run 1:
// fp2_sub_add_correction
module fp2_sub_add_correction
#(
  parameter RADIX = 32,
  parameter DIGITS = 14,
  parameter DIGITS_LOG = ( 
  (DIGITS <= 2) ? 1 : 
  (DIGITS <= 4) ? 2 : 
  (DIGITS <= 8) ? 3 : 
  (DIGITS <= 16) ? 4 : 
  (DIGITS <= 32) ? 5 : 
  (DIGITS <= 64) ? 6 : 
  (DIGITS <= 128) ? 7 : 
  (DIGITS <= 256) ? 8 : 
  (DIGITS <= 512) ? 9 : 
  (DIGITS <= 1024) ? 10 : 
  (DIGITS <= 2048) ? 11 : 
  (DIGITS <= 4096) ? 12 : 
  (DIGITS <= 8192) ? 13 : 
  (DIGITS <= 16384) ? 14 : 
  (DIGITS <= 32768) ? 15 : 
  (DIGITS <= 65536) ? 16 : 
  (DIGITS <= 131072) ? 17 : 
  (DIGITS <= 262144) ? 18 : 
  (DIGITS <= 524288) ? 19 : 
  (DIGITS <= 1048576) ? 20 : 
  (DIGITS <= 2097152) ? 21 : 
  (DIGITS <= 4194304) ? 22 : 
  (DIGITS <= 8388608) ? 23 : 
  (DIGITS <= 16777216) ? 24 : 
  (DIGITS <= 33554432) ? 25 : 
  (DIGITS <= 67108864) ? 26 : 
  (DIGITS <= 134217728) ? 27 : 
  (DIGITS <= 268435456) ? 28 : 
  (DIGITS <= 536870912) ? 29 : 
  (DIGITS <= 1073741824) ? 30 : 
  -1), 
  parameter FILE_CONST_PX2 = "px2.mem",
  parameter FILE_CONST_PX4 = "px4.mem"
)
(
  input wire start,
  input wire rst,
  input wire clk,
  input wire [2:0] cmd,  
  input wire extension_field_op,  
  output wire mem_a_0_rd_en,
  output wire [DIGITS_LOG-1:0] mem_a_0_rd_addr,
  input  wire [RADIX-1:0] mem_a_0_dout,
  output wire mem_a_1_rd_en,
  output wire [DIGITS_LOG-1:0] mem_a_1_rd_addr,
  input  wire [RADIX-1:0] mem_a_1_dout,
  output wire mem_b_0_rd_en,
  output wire [DIGITS_LOG-1:0] mem_b_0_rd_addr,
  input  wire [RADIX-1:0] mem_b_0_dout,
  output wire mem_b_1_rd_en,
  output wire [DIGITS_LOG-1:0] mem_b_1_rd_addr,
  input  wire [RADIX-1:0] mem_b_1_dout,
  output wire px2_mem_rd_en,
  output wire [DIGITS_LOG-1:0] px2_mem_rd_addr,
  input  wire [RADIX-1:0] px2_mem_dout,
  output wire px4_mem_rd_en,
  output wire [DIGITS_LOG-1:0] px4_mem_rd_addr,
  input  wire [RADIX-1:0] px4_mem_dout,
  input wire mem_c_0_rd_en,
  input wire [DIGITS_LOG-1:0] mem_c_0_rd_addr,
  output  wire [RADIX-1:0] mem_c_0_dout,
  input wire mem_c_1_rd_en,
  input wire [DIGITS_LOG-1:0] mem_c_1_rd_addr,
  output  wire [RADIX-1:0] mem_c_1_dout,
  output reg busy,
  output reg done
);
For scale: roughly 2100 flip-flops, ~310 I/O pins.
Settings: LEC_CHECK=0, ABC_AREA=1, CAP_MARGIN=20, CORE_MARGIN=2, CORE_UTILIZATION=65, CTS_CLUSTER_DIAMETER=328, PLACE_DENSITY=0.6, SLEW_MARGIN=20; clock period 2.71 ns.
run.sh (not shown) runs the stock make flow with config.mk's settings and CLKGATE_MAP_FILE=.
What the final checks of run 1 revealed, after a flow that finished every stage, was a layout that fails on setup timing.
### run 1 -> run 2
diff --git a/flow/config.mk b/flow/config.mk
--- a/flow/config.mk
+++ b/flow/config.mk
@@ -7,8 +7,6 @@
 export LEC_CHECK = 0
-export ABC_AREA = 1
 export CAP_MARGIN = 20
 export CORE_MARGIN = 2
-export CORE_UTILIZATION = 65
-export CTS_CLUSTER_DIAMETER = 328
-export PLACE_DENSITY = 0.6
+export CORE_UTILIZATION = 70
+export SETUP_SLACK_MARGIN = 0.44
 export SLEW_MARGIN = 20
==> flow/constraint.sdc <==
create_clock -name core_clock -period 2.68 [get_ports {clk}]
set_input_delay 0.5360 -clock core_clock [delete_from_list [all_inputs] [get_ports {clk}]]
set_output_delay 0.5360 -clock core_clock [all_outputs]
set_load 0.01 [all_outputs]
==> comparison <==
The log for run 2 ends in 5_1_grt with error GRT-0232, so the run never completed. Area fraction in and, or, nand and nor cells after synthesis in run 2 vs run 1: down 10 points. Summary of run 2 over run 1: width of the die decreased 17 µm, yosys synthesis chip area went down, cell count listed in synth_stat.txt lost 33%. Run 2 vs run 1 on fraction of synthesized cell area in xor and xnor cells: run 2 is the higher one. Against run 1, run 2 comes in 27% lower on setup fix buffers added after clock tree synthesis. Floorplan die height, run 1 and run 2: lower on run 2. In run 2 the final weighted congestion of routability-driven global placement turned out 1.7% higher than in run 1. Half-perimeter wire length of the detailed placement result went down by a few percent going from run 1 to run 2. In the tables for run 1 and run 2, site row count reads higher with run 1. Compared with run 1, run 2 shows a higher count of distinct cell types in the synthesized netlist.
## Diff of input files: run 3 against run 2
diff --git a/flow/config.mk b/flow/config.mk
--- a/flow/config.mk
+++ b/flow/config.mk
@@ -9,4 +9,3 @@
 export CORE_MARGIN = 2
-export CORE_UTILIZATION = 70
-export SETUP_SLACK_MARGIN = 0.44
+export CORE_UTILIZATION = 71
 export SLEW_MARGIN = 20
==> flow/constraint.sdc <==
create_clock -name core_clock -period 4.1 [get_ports {clk}]
set_input_delay 0.8200 -clock core_clock [delete_from_list [all_inputs] [get_ports {clk}]]
set_output_delay 0.8200 -clock core_clock [all_outputs]
set_load 0.01 [all_outputs]
Findings:
- Run 2 → run 3: synthesis area per yosys stayed essentially flat; detailed placement HPWL fell by 20000 µm; die boundary width fell by about 0.7%.
- Of run 2 and run 3, just one finished clean: run 3.
- Run 2 never completed; the flow aborted with a tool error in 5_1_grt.
### run 3 -> run 4
diff --git a/flow/config.mk b/flow/config.mk
--- a/flow/config.mk
+++ b/flow/config.mk
@@ -9,3 +9,5 @@
 export CORE_MARGIN = 2
-export CORE_UTILIZATION = 71
+export CORE_UTILIZATION = 22
+export GPL_ROUTABILITY_DRIVEN = 1
+export PLACE_DENSITY = 0.58
 export SLEW_MARGIN = 20
==> flow/constraint.sdc <==
create_clock -name core_clock -period 6.44 [get_ports {clk}]
set_input_delay 1.2880 -clock core_clock [delete_from_list [all_inputs] [get_ports {clk}]]
set_output_delay 1.2880 -clock core_clock [all_outputs]
set_load 0.01 [all_outputs]
--- outcome ---
Run 4 finished all stages; the layout is clean.
Switching power (run 4 vs. run 3) decreases by more than a quarter
Synthesized area: run 4 vs run 3, no meaningful difference
Compare run 3 and run 4 | met1 capacity usage during global routing higher: run 3
What run 3 reported for chip width has to be multiplied by 1.8 to get the figure for run 4.
Run 4 vs run 3, total power went down by 39%.
Share of the core filled with cells (run 4 over run 3): decrease, 58 points
Summary: with run 3 as the reference, area of combinational cells with multiple inputs in run 4 moved down slightly.
When the final numbers for run 3 and run 4 were put side by side, the first-pass iteration count of the detailed router turned out to be smaller in run 4.
Relative to run 4, the following input files were edited for run 5:
diff --git a/flow/config.mk b/flow/config.mk
--- a/flow/config.mk
+++ b/flow/config.mk
@@ -9,5 +9,5 @@
 export CORE_MARGIN = 2
-export CORE_UTILIZATION = 22
-export GPL_ROUTABILITY_DRIVEN = 1
-export PLACE_DENSITY = 0.58
+export CORE_UTILIZATION = 72
+export PLACE_DENSITY = 0.91
+export SETUP_SLACK_MARGIN = 0.59
 export SLEW_MARGIN = 20
==> flow/constraint.sdc <==
create_clock -name core_clock -period 4.1 [get_ports {clk}]
set_input_delay 0.8200 -clock core_clock [delete_from_list [all_inputs] [get_ports {clk}]]
set_output_delay 0.8200 -clock core_clock [all_outputs]
set_load 0.01 [all_outputs]
## What came out
As the logs show, run 5 stopped at 5_1_grt after a tool error, so it never reached the end of the flow. The number of buffers inserted by hold repair at cts on run 4 is in line with that on run 5. Between run 4 and run 5, vertical extent of the die is lower for run 5, run 4 comes in above that. | net count after synthesis | run 5 vs run 4 | ≈ equal |. On number of top-level pins, run 4 and run 5 are neck and neck. For area fraction in and, or, nand and nor cells after synthesis, run 4 and run 5 come out practically identical. Synthesized area: run 5 vs run 4 identical. From run 4 to run 5 the numbers moved as follows: cell count after placement saw a decrease, chip area saw a decrease, maximum buffer depth of the clock tree saw a decrease, number of setup buffers added after CTS saw an increase.
What run 6 does differently from run 5 at the input level:
diff --git a/flow/config.mk b/flow/config.mk
--- a/flow/config.mk
+++ b/flow/config.mk
@@ -9,5 +9,4 @@
 export CORE_MARGIN = 2
-export CORE_UTILIZATION = 72
-export PLACE_DENSITY = 0.91
-export SETUP_SLACK_MARGIN = 0.59
+export CORE_UTILIZATION = 25
+export PLACE_DENSITY = 0.6
 export SLEW_MARGIN = 20
==> flow/constraint.sdc <==
create_clock -name core_clock -period 7.39 [get_ports {clk}]
set_input_delay 1.4780 -clock core_clock [delete_from_list [all_inputs] [get_ports {clk}]]
set_output_delay 1.4780 -clock core_clock [all_outputs]
set_load 0.01 [all_outputs]
### Flow results
Number of placement rows (lower): run 5. Placement-stage cell area: run 5 and run 6 compared, higher one is run 5. Looking only at placed instance count, and setting everything else aside, the lower value of run 5 and run 6 goes to run 5. Run 6 vs run 5 on fraction of the core area occupied by cells at floorplan: run 6 is the lower one. Run 6 completed; timing, DRC and antenna clean. Run 6 vs run 5: buffer count from post-CTS setup fixing down in run 6. Diff run 5 -> run 6: setup slack at placement grew by 1.75 ns, final weighted congestion in routability-driven placement has decreased, total CTS buffers has increased. The die area of run 6 exceeds that of run 5 by 190%.

north:
Starting RTL as in the previous note.
Settings: LEC_CHECK=0, CAP_MARGIN=0, CELL_PAD_IN_SITES_DETAIL_PLACEMENT=2, CORE_MARGIN=8, CORE_UTILIZATION=38, CTS_CLUSTER_DIAMETER=147, GPL_ROUTABILITY_DRIVEN=0, MAX_ROUTING_LAYER=met4, PLACE_DENSITY=0.44, SETUP_SLACK_MARGIN=2.34, SLEW_MARGIN=20; clock period 8.64 ns.
north: flow completed, timing, DRC and antenna clean
For south, these inputs were changed with respect to north:
- CAP_MARGIN now 20, was 0
- CTS_CLUSTER_DIAMETER no longer set, was 147
- CTS_CLUSTER_SIZE now 13, previously not set
- SETUP_SLACK_MARGIN now -0.32, was 2.34
- CELL_PAD_IN_SITES_DETAIL_PLACEMENT no longer set, was 2
- CORE_MARGIN now 2, was 8
- PLACE_DENSITY no longer set, was 0.44
- MAX_ROUTING_LAYER no longer set, was met4
- CORE_UTILIZATION now 72, was 38
- GPL_ROUTABILITY_DRIVEN no longer set, was 0
- the clock period (ns, I/O delays scaled along) now 3.3, was 8.64
==> results <==
- Across north and south, a clean result was obtained everywhere but in south.
- Status(south) = ERROR, stage = global routing (5_1_grt)
- Reported for south and north, number of flops mapped to enable cells by yosys turned out identical to the last digit.
- Side by side, chip area turned out lower in south than in north.
- The total setup buffers inserted after CTS number comes out lower for north vs south.
The inputs of east differ from those of south as listed below.
- removing SETUP_SLACK_MARGIN (formerly -0.32)
- changing CTS_CLUSTER_SIZE from 13 to 35
- changing CORE_UTILIZATION from 72 to 70
- setting PLACE_DENSITY to 0.6 for the first time
- changing the clock period (ns, I/O delays scaled along) from 3.3 to 2.68
Looking only at core area, and setting everything else aside, the higher value of east and south goes to east.
Compared with south, in east total CTS buffers went up; post-synthesis cell area did not really move; width of the die went up; post-detailed-placement cell area went up.
Register share after synthesis: south vs east identical
Cell count in the Yosys report: south vs east — no meaningful difference
Tool error GRT-0232 stopped east during global routing (5_1_grt); no final results.
Die span in y for east: 1.4% up relative to south
east vs south, floorplan row count went up by 1.6%.
Lower count of buffers added by post-CTS timing repair for setup goes to south over east.
Die area | east > south
Here is what was changed in the inputs of west compared with east.
- an added SETUP_SLACK_MARGIN of 0.41
- a deleted CTS_CLUSTER_SIZE that had been 35
- a change of CORE_UTILIZATION from 70 to 40
- a change of the clock period (ns, I/O delays scaled along) from 2.68 to 4.82
Findings:
Every run in west and east closed cleanly, with the single exception of east. Lower number of clock buffers inserted by TritonCTS was reported by east, not west. Standard-cell row count: west vs east up 33%. Note that the y dimension of the die recorded for east amounts to 0.76 times the value seen in west. Going from east to west, the total die size was found to have gone up by 74%. Reported for west and east, part of the Yosys area used for sequential elements turned out identical to the last digit. Diff east..west | post-synthesis instance area | unchanged.
Input-level comparison between middle and west:
- swapping 0.41 for 0.75 in SETUP_SLACK_MARGIN
- clearing PLACE_DENSITY, which used to be 0.6
- putting CTS_CLUSTER_SIZE at 14 where nothing was set
- swapping 40 for 72 in CORE_UTILIZATION
- swapping 4.82 for 3.08 in the clock period (ns, I/O delays scaled along)
--- outcome ---
middle never completed, since it errored out during global routing (5_1_grt).
Area of the core down 97,000 um2 in middle wrt west
When the final numbers for west and middle were put side by side, the final RePlAce weighted congestion turned out to be greater in west.
middle — estimated wirelength of the detail-placed design 5.4% higher, west as reference
Re xor/xnor share of the synthesized area: no difference whatsoever between middle and west.
Re adder-cell area share of the yosys netlist: no difference whatsoever between west and middle.
Row total placed instance area: middle higher / west lower
Going from west to middle, the post-cts sizing count was found to have gone up by 369.

rev 12:
fp2_sub_add_correction again, from the RTL that the note above started with.
==> flow/config.mk <==
export PLATFORM = sky130hd
export DESIGN_NAME = fp2_sub_add_correction
export DESIGN_NICKNAME = fp2_sub_add_correction
export VERILOG_FILES = /design/flow/design.v
export SDC_FILE = /design/flow/constraint.sdc
export NUM_CORES = 4
export LEC_CHECK = 0
export ABC_AREA = 0
export CAP_MARGIN = 15
export CORE_MARGIN = 2
export CORE_UTILIZATION = 70
export CTS_CLUSTER_DIAMETER = 58
export CTS_CLUSTER_SIZE = 25
export GPL_ROUTABILITY_DRIVEN = 1
export HOLD_SLACK_MARGIN = -0.09
export PLACE_DENSITY = 0.64
export SETUP_SLACK_MARGIN = 0.7
export SLEW_MARGIN = 20
export TNS_END_PERCENT = 5
==> flow/constraint.sdc <==
create_clock -name core_clock -period 2.68 [get_ports {clk}]
set_input_delay 0.5360 -clock core_clock [delete_from_list [all_inputs] [get_ports {clk}]]
set_output_delay 0.5360 -clock core_clock [all_outputs]
set_load 0.01 [all_outputs]
Rev 12 never completed, since it errored out during global routing (5_1_grt).
For rev 13, these inputs were changed with respect to rev 12:
- CTS_CLUSTER_DIAMETER no longer set, was 58
- CAP_MARGIN now 20, was 15
- ABC_AREA no longer set, was 0
- TNS_END_PERCENT no longer set, was 5
- CTS_CLUSTER_SIZE now 13, was 25
- HOLD_SLACK_MARGIN now 0.27, was -0.09
- SETUP_SLACK_MARGIN now 0.69, was 0.7
- PLACE_DENSITY no longer set, was 0.64
- GPL_ROUTABILITY_DRIVEN no longer set, was 1
- the clock period (ns, I/O delays scaled along) now 2.85, was 2.68
--- outcome ---
Rev 13 never completed; the flow aborted with a tool error in clock tree synthesis (4_1_cts).
For rev 12, the flow was terminated by a tool error in global routing (5_1_grt) and produced no final design.
From rev 13 to rev 12, yosys cell count did not move at all.
| final estimated routing congestion in global placement | lower: rev 12 |
On cell area reported after detailed placement, rev 12 and rev 13 are basically level.
Rev 13 vs. rev 12: die size barely changed, portion of the post-synthesis area used by sequential elements barely changed, sum of net half-perimeters after detailed placement dropped 1.6%.
Measured against each other, rev 12 and rev 13 differ in worst slack after detailed placement, the lower figure coming from rev 12.
As far as post-synthesis chip area from yosys goes, rev 12 and rev 13 are indistinguishable; the numbers are identical.
Reported for rev 12 and rev 13, number of rows created at floorplan turned out identical to the last digit.
Synthesized cell count: rev 12 vs rev 13 identical

== job 4117 ==
Starting RTL as in the previous note.
==> flow/config.mk <==
export PLATFORM = sky130hd
export DESIGN_NAME = fp2_sub_add_correction
export DESIGN_NICKNAME = fp2_sub_add_correction
export VERILOG_FILES = /design/flow/design.v
export SDC_FILE = /design/flow/constraint.sdc
export NUM_CORES = 4
export LEC_CHECK = 0
export ABC_AREA = 1
export CAP_MARGIN = 30
export CELL_PAD_IN_SITES_DETAIL_PLACEMENT = 2
export CORE_ASPECT_RATIO = 1.24
export CORE_MARGIN = 2
export CORE_UTILIZATION = 15
export CTS_CLUSTER_SIZE = 40
export GPL_ROUTABILITY_DRIVEN = 0
export MAX_ROUTING_LAYER = met4
export MIN_ROUTING_LAYER = met2
export PLACE_DENSITY_LB_ADDON = 0.04
export SETUP_SLACK_MARGIN = 0.62
export SLEW_MARGIN = 20
export TNS_END_PERCENT = 55
==> flow/constraint.sdc <==
create_clock -name core_clock -period 5.3 [get_ports {clk}]
set_input_delay 1.0600 -clock core_clock [delete_from_list [all_inputs] [get_ports {clk}]]
set_output_delay 1.0600 -clock core_clock [all_outputs]
set_load 0.01 [all_outputs]
Job 4117: PASS, flow complete, no timing, DRC or antenna violations
Relative to job 4117, the following input files were edited for job 1518:
Settings: PLACE_DENSITY: unset -> 0.49; PLACE_DENSITY_LB_ADDON: 0.04 -> unset; SETUP_SLACK_MARGIN: 0.62 -> unset; CTS_CLUSTER_SIZE: 40 -> unset; CORE_ASPECT_RATIO: 1.24 -> unset; GPL_ROUTABILITY_DRIVEN: 0 -> unset; CAP_MARGIN: 30 -> 20; TNS_END_PERCENT: 55 -> unset; CELL_PAD_IN_SITES_DETAIL_PLACEMENT: 2 -> 1; CORE_UTILIZATION: 15 -> 40; the clock period (ns, I/O delays scaled along): 5.3 -> 5.2.
Results
Diff job 4117 -> job 1518: total power of the final layout went down about 7%, number of buffers added by the clock tree synthesis step went down 58, combinational share of power held. Core occupancy in the finished layout in job 1518 is 29 points above job 4117. Between job 1518 and job 4117, the difference in number of standard cells reported by yosys is negligible. Looking at count of non-CTS buffers in the layout across job 1518 and job 4117, the one that comes out lower is job 1518. Capture point of the critical path: mem_c_0_dout[2] -> job 1518, mem_c_1_dout[24] -> job 4117. Every run (job 1518 and job 4117) finished clean. Job 1518 against job 4117: part of the cycle the worst path needs higher, average vias per placed instance higher.
No activity file was given, so power comes from the tool's default toggle rates.
